## run A
// mp2
module mp2 #(
    parameter CLK_FREQ = 12000000,
    parameter INTERVAL = CLK_FREQ / 360
)(
    input logic clk,
    input logic rst,
    output logic RGB_R,
    output logic RGB_G,
    output logic RGB_B
);
Size: ~2600 cells after synthesis, about 49 flip-flops, ~18000 um^2 of cells after synthesis.
Settings: LEC_CHECK=0, ABC_AREA=1, CAP_MARGIN=20, CELL_PAD_IN_SITES_GLOBAL_PLACEMENT=3, CORE_MARGIN=2, CORE_UTILIZATION=68, CTS_CLUSTER_DIAMETER=56, CTS_CLUSTER_SIZE=14, HOLD_SLACK_MARGIN=0.14, PLACE_DENSITY_LB_ADDON=0.02, SETUP_SLACK_MARGIN=0.32, SLEW_MARGIN=5, TNS_END_PERCENT=45; clock period 30.0 ns.
run.sh (not shown) runs the stock make flow with config.mk's settings and CLKGATE_MAP_FILE=.
Run A did not finish; the tool stopped in 3_1_place_gp_skip_io with error FLW-0024.
> inputs changed (run A -> run B)
Settings: changing SLEW_MARGIN from 5 to 20; removing HOLD_SLACK_MARGIN (formerly 0.14); removing SETUP_SLACK_MARGIN (formerly 0.32); changing TNS_END_PERCENT from 45 to 5; removing PLACE_DENSITY_LB_ADDON (formerly 0.02); removing CELL_PAD_IN_SITES_GLOBAL_PLACEMENT (formerly 3); removing ABC_AREA (formerly 1); changing CTS_CLUSTER_SIZE from 14 to 100; changing CTS_CLUSTER_DIAMETER from 56 to 319; changing CORE_UTILIZATION from 68 to 57.
==> results <==
Run B vs run A: share of synthesized cell area in and, or, nand and nor gates down
Run B | stages: all done | timing, DRC, antenna: all pass
The synthesized netlist cell count in run A is 1.18 times that in run B.
Post-synthesis mux area share: run B > run A
Max number of distinct library cells after synthesis across run B and run A: run B
On total die size: run B sits above run A.
Setup changes, run B to run C
Settings: CTS_CLUSTER_SIZE removed (was 100); CORE_UTILIZATION changed from 57 to 40; TNS_END_PERCENT removed (was 5); CTS_CLUSTER_DIAMETER removed (was 319).
[summary]
- On clock transition at the registers of the reported paths, run B and run C are basically level.
- The post-route fraction of the period consumed by the critical path in run C sits 0.73 points below the value recorded for run B.
- | die area | run C vs run B | worse |
- Taking run B as the reference point, the count of fill cells added during filler insertion of run C rises by about 50%.
- Worst hold margin ends up lower on run C.
- On number of instances in the placed design: run C sits above run B.
- Run C consumes more power than run B does.
- Taking run B as the reference, in run C number of nets in the layout flat; post-route non-filler standard cell count up 188; headroom to the max-slew limit down 7.4 points.
### run C -> run D
Settings: setting SETUP_SLACK_MARGIN to -0.58 for the first time; setting CTS_CLUSTER_DIAMETER to 385 for the first time; changing CORE_UTILIZATION from 40 to 72; setting PLACE_DENSITY_LB_ADDON to 0.3 for the first time; setting TNS_END_PERCENT to 5 for the first time; changing CORE_MARGIN from 2 to 8; setting CTS_CLUSTER_SIZE to 98 for the first time.
## What came out
The vertical die dimension reported for run D is smaller than that of run C by 42 um.
Between run C and run D, the flow reports routed wire length decreasing by a few percent.
Cell count after placement ended up 9.3% lower on run D than on run C.
Power for run D is lower than for run C.
Row data arrival time of the critical path: run D lower / run C higher
Measured against each other, run D and run C differ in met2 layer usage reported by global route, the lower figure coming from run C.
Diff run C -> run D | non-clock buffer count | up by a little under 10%

* * *

Starting RTL as in the previous note.
clock: 12.8 ns
lec_check: 0
abc_area: 1
cap_margin: 20
core_margin: 2
core_utilization: 72
cts_cluster_diameter: 397
cts_cluster_size: 98
place_density: 0.42
slew_margin: 20
tns_end_percent: 10
The starting point aborted during 5_1_grt.
Edit:
Settings changed: ABC_AREA 1 to default, CORE_UTILIZATION 72 to 65, CTS_CLUSTER_DIAMETER 397 to default, CTS_CLUSTER_SIZE 98 to default, PLACE_DENSITY 0.42 to default, TNS_END_PERCENT 10 to 5.
Clock period 12.8 ns to 13.8 ns, I/O delays scaled along.
The changed run reached the layout checks and failed them: setup timing.
Area after synthesis came out lower by 1.6%.
Die size came out higher by 8.8%.
Synthesized cell count came out lower by 15%.
Edit:
Settings changed: CORE_UTILIZATION 65 to 66, CTS_CLUSTER_DIAMETER from default to 204, HOLD_SLACK_MARGIN from default to 0.28, TNS_END_PERCENT 5 to default.
The new run did not get past 5_1_grt with GRT-0232. Die area fell by about 1.5%. Synthesized area does not change. Synthesized cell count does not change.
Edit:
Settings changed: CORE_UTILIZATION 66 to 65, CTS_CLUSTER_DIAMETER 204 to default, CTS_CLUSTER_SIZE from default to 58, HOLD_SLACK_MARGIN 0.28 to default, MAX_ROUTING_LAYER from default to met4.
Clock period 13.8 ns to 28.2 ns, I/O delays scaled along.
- Now the flow produced a clean layout
- die size went up by 1.5%
- area after synthesis stays the same
- synthesized cell count is unchanged

* * *

== v51 ==
mp2 again, from the RTL that the note above started with.
clock: 30.0 ns
lec_check: 0
cap_margin: 15
cell_pad_in_sites_detail_placement: 0
cell_pad_in_sites_global_placement: 1
core_margin: 6
core_utilization: 40
cts_cluster_diameter: 72
gpl_routability_driven: 1
gpl_timing_driven: 1
hold_slack_margin: 0.2
max_routing_layer: met5
min_routing_layer: met2
place_density: 0.57
slew_margin: 20
tns_end_percent: 40
--- input diff v51..v3 ---
# v51
export LEC_CHECK = 0
export CAP_MARGIN = 15
export CELL_PAD_IN_SITES_DETAIL_PLACEMENT = 0
export CELL_PAD_IN_SITES_GLOBAL_PLACEMENT = 1
export CORE_MARGIN = 6
export CORE_UTILIZATION = 40
export CTS_CLUSTER_DIAMETER = 72
export GPL_ROUTABILITY_DRIVEN = 1
export GPL_TIMING_DRIVEN = 1
export HOLD_SLACK_MARGIN = 0.2
export MAX_ROUTING_LAYER = met5
export MIN_ROUTING_LAYER = met2
export PLACE_DENSITY = 0.57
export SLEW_MARGIN = 20
export TNS_END_PERCENT = 40
create_clock -name core_clock -period 30.0 [get_ports {clk}]
# v3
export LEC_CHECK = 0
export CAP_MARGIN = 15
export CELL_PAD_IN_SITES_DETAIL_PLACEMENT = 0
export CORE_MARGIN = 2
export CORE_UTILIZATION = 40
export GPL_ROUTABILITY_DRIVEN = 1
export GPL_TIMING_DRIVEN = 0
export MIN_ROUTING_LAYER = met2
export PLACE_DENSITY_LB_ADDON = 0.09
export SLEW_MARGIN = 5
create_clock -name core_clock -period 30.0 [get_ports {clk}]
[summary]
v3 finished all stages; however, its layout fails the closing checks, the failures being DRC.
Changes observed in v3 relative to v51: horizontal die dimension went down by 3.6%; synthesized cell count was more or less identical; proportion of power drawn by flip-flops and latches went up by 0.3 points; critical path depth went up by about 2%; post-synthesis mux area share was more or less identical.
Taking v51 as the reference, in v3 die area shrank by about 7%; total power draw shrank by 3.2%.
Compared with v51, v3 shows cell count after placement that has gone up slightly.
The inputs of v19 differ from those of v3 as listed below.
# v3
export LEC_CHECK = 0
export CAP_MARGIN = 15
export CELL_PAD_IN_SITES_DETAIL_PLACEMENT = 0
export CORE_MARGIN = 2
export CORE_UTILIZATION = 40
export GPL_ROUTABILITY_DRIVEN = 1
export GPL_TIMING_DRIVEN = 0
export MIN_ROUTING_LAYER = met2
export PLACE_DENSITY_LB_ADDON = 0.09
export SLEW_MARGIN = 5
create_clock -name core_clock -period 30.0 [get_ports {clk}]
# v19
export LEC_CHECK = 0
export ABC_AREA = 1
export CAP_MARGIN = 20
export CORE_MARGIN = 2
export CORE_UTILIZATION = 35
export CTS_CLUSTER_DIAMETER = 319
export CTS_CLUSTER_SIZE = 100
export SLEW_MARGIN = 20
export TNS_END_PERCENT = 70
create_clock -name core_clock -period 30.0 [get_ports {clk}]
[v3] flow finished | final checks: failed | reasons: DRC. The flow did not stop early for v19: all stages ran, and the layout cleared the timing, DRC and antenna checks. Note that the first-iteration DRC count recorded for v3 amounts to 3.8 times the value seen in v19. From v3 to v19 the numbers moved as follows: number of cell rows up 6; clock power down about 17%. v19 vs v3: total wire length down by more than 10%. Compared to v3, v19 has final critical-path share of the clock period 10 points lower. Wire length of the first global-routing pass, v3 and v19: higher on v3. Looking at gate count of the mapped netlist, v19 sits 398 higher than v3 does. Setup slack in v19 is larger than in v3.
### v19 -> v58
# v19
export LEC_CHECK = 0
export ABC_AREA = 1
export CAP_MARGIN = 20
export CORE_MARGIN = 2
export CORE_UTILIZATION = 35
export CTS_CLUSTER_DIAMETER = 319
export CTS_CLUSTER_SIZE = 100
export SLEW_MARGIN = 20
export TNS_END_PERCENT = 70
create_clock -name core_clock -period 30.0 [get_ports {clk}]
# v58
export LEC_CHECK = 0
export CAP_MARGIN = 20
export CORE_MARGIN = 8
export CORE_UTILIZATION = 49
export CTS_CLUSTER_DIAMETER = 385
export PLACE_DENSITY_LB_ADDON = 0.3
export SETUP_SLACK_MARGIN = -0.58
export SLEW_MARGIN = 20
create_clock -name core_clock -period 30.0 [get_ports {clk}]
==> results <==
Compared with v19, v58 shows a area fraction in compound gates after synthesis that is 9.8 points higher. From v19 to v58 the numbers moved as follows: horizontal die dimension now sits lower; final area now sits lower; power now larger. Detailed route, v58 vs v19: via total lower for v58. Layout-stage area growth over the synthesis result (lower): v58. v19 has higher wire length than v58.
Inputs modified between v58 and v43:
# v58
export LEC_CHECK = 0
export CAP_MARGIN = 20
export CORE_MARGIN = 8
export CORE_UTILIZATION = 49
export CTS_CLUSTER_DIAMETER = 385
export PLACE_DENSITY_LB_ADDON = 0.3
export SETUP_SLACK_MARGIN = -0.58
export SLEW_MARGIN = 20
create_clock -name core_clock -period 30.0 [get_ports {clk}]
# v43
export LEC_CHECK = 0
export CAP_MARGIN = 20
export CORE_MARGIN = 8
export CORE_UTILIZATION = 72
export CTS_CLUSTER_DIAMETER = 385
export CTS_CLUSTER_SIZE = 92
export PLACE_DENSITY = 0.46
export SETUP_SLACK_MARGIN = -0.58
export SLEW_MARGIN = 20
create_clock -name core_clock -period 30.0 [get_ports {clk}]
[summary]
- Critical-path maximum fanout of v43 is on par with v58.
- The clock group power of v43 falls short of that of v58 by about 3%.
- On area fraction of clock buffers and clock inverters, v58 and v43 are basically level.
- Diff v58 -> v43 | relative contribution of combinational cells to total power | increase of 0.3 points
- Setup WNS v58 -> v43: better
- Compared with v58, v43 is hungrier on power.
- Summary of v43 over v58: layout overhead on the synthesized area decreased 0.97 points, switching share of total power essentially unchanged, I/O pin count ~0 delta, final worst-path cycle share decreased by 0.40 points relative to the old numbers.
Edits applied to the flow inputs when going from v43 to v30:
# v43
export LEC_CHECK = 0
export CAP_MARGIN = 20
export CORE_MARGIN = 8
export CORE_UTILIZATION = 72
export CTS_CLUSTER_DIAMETER = 385
export CTS_CLUSTER_SIZE = 92
export PLACE_DENSITY = 0.46
export SETUP_SLACK_MARGIN = -0.58
export SLEW_MARGIN = 20
create_clock -name core_clock -period 30.0 [get_ports {clk}]
# v30
export LEC_CHECK = 0
export ABC_AREA = 1
export CAP_MARGIN = 20
export CELL_PAD_IN_SITES_GLOBAL_PLACEMENT = 1
export CORE_MARGIN = 2
export CORE_UTILIZATION = 35
export CTS_CLUSTER_DIAMETER = 319
export CTS_CLUSTER_SIZE = 100
export SETUP_SLACK_MARGIN = 5.0
export SLEW_MARGIN = 20
export TNS_END_PERCENT = 10
create_clock -name core_clock -period 30.0 [get_ports {clk}]
### Flow results
Depth of the most critical reg-to-reg path: v43 vs v30 identical
Fraction of power consumed by combinational cells sits lower in v30 than in v43.
Wire length on met1 (v30 vs. v43) increases by more than a quarter
Taking v43 as the reference, in v30 total power shrank by 150 µW; final area grew by 740 µm²; instance area at placement grew by 4.0%.
As far as fraction of area in clock buffers and inverters is concerned, v43 and v30 perform about the same.
v30 vs. v43: via count of the first global-routing pass shows an increase of 389, power dissipated by switching net loads went down.
v30 vs. v43: wire length on met2 increased by 5.8% relative to the old numbers, worst-case hold slack went down by 36 ps.
Power is estimated from default activity; no workload was simulated.
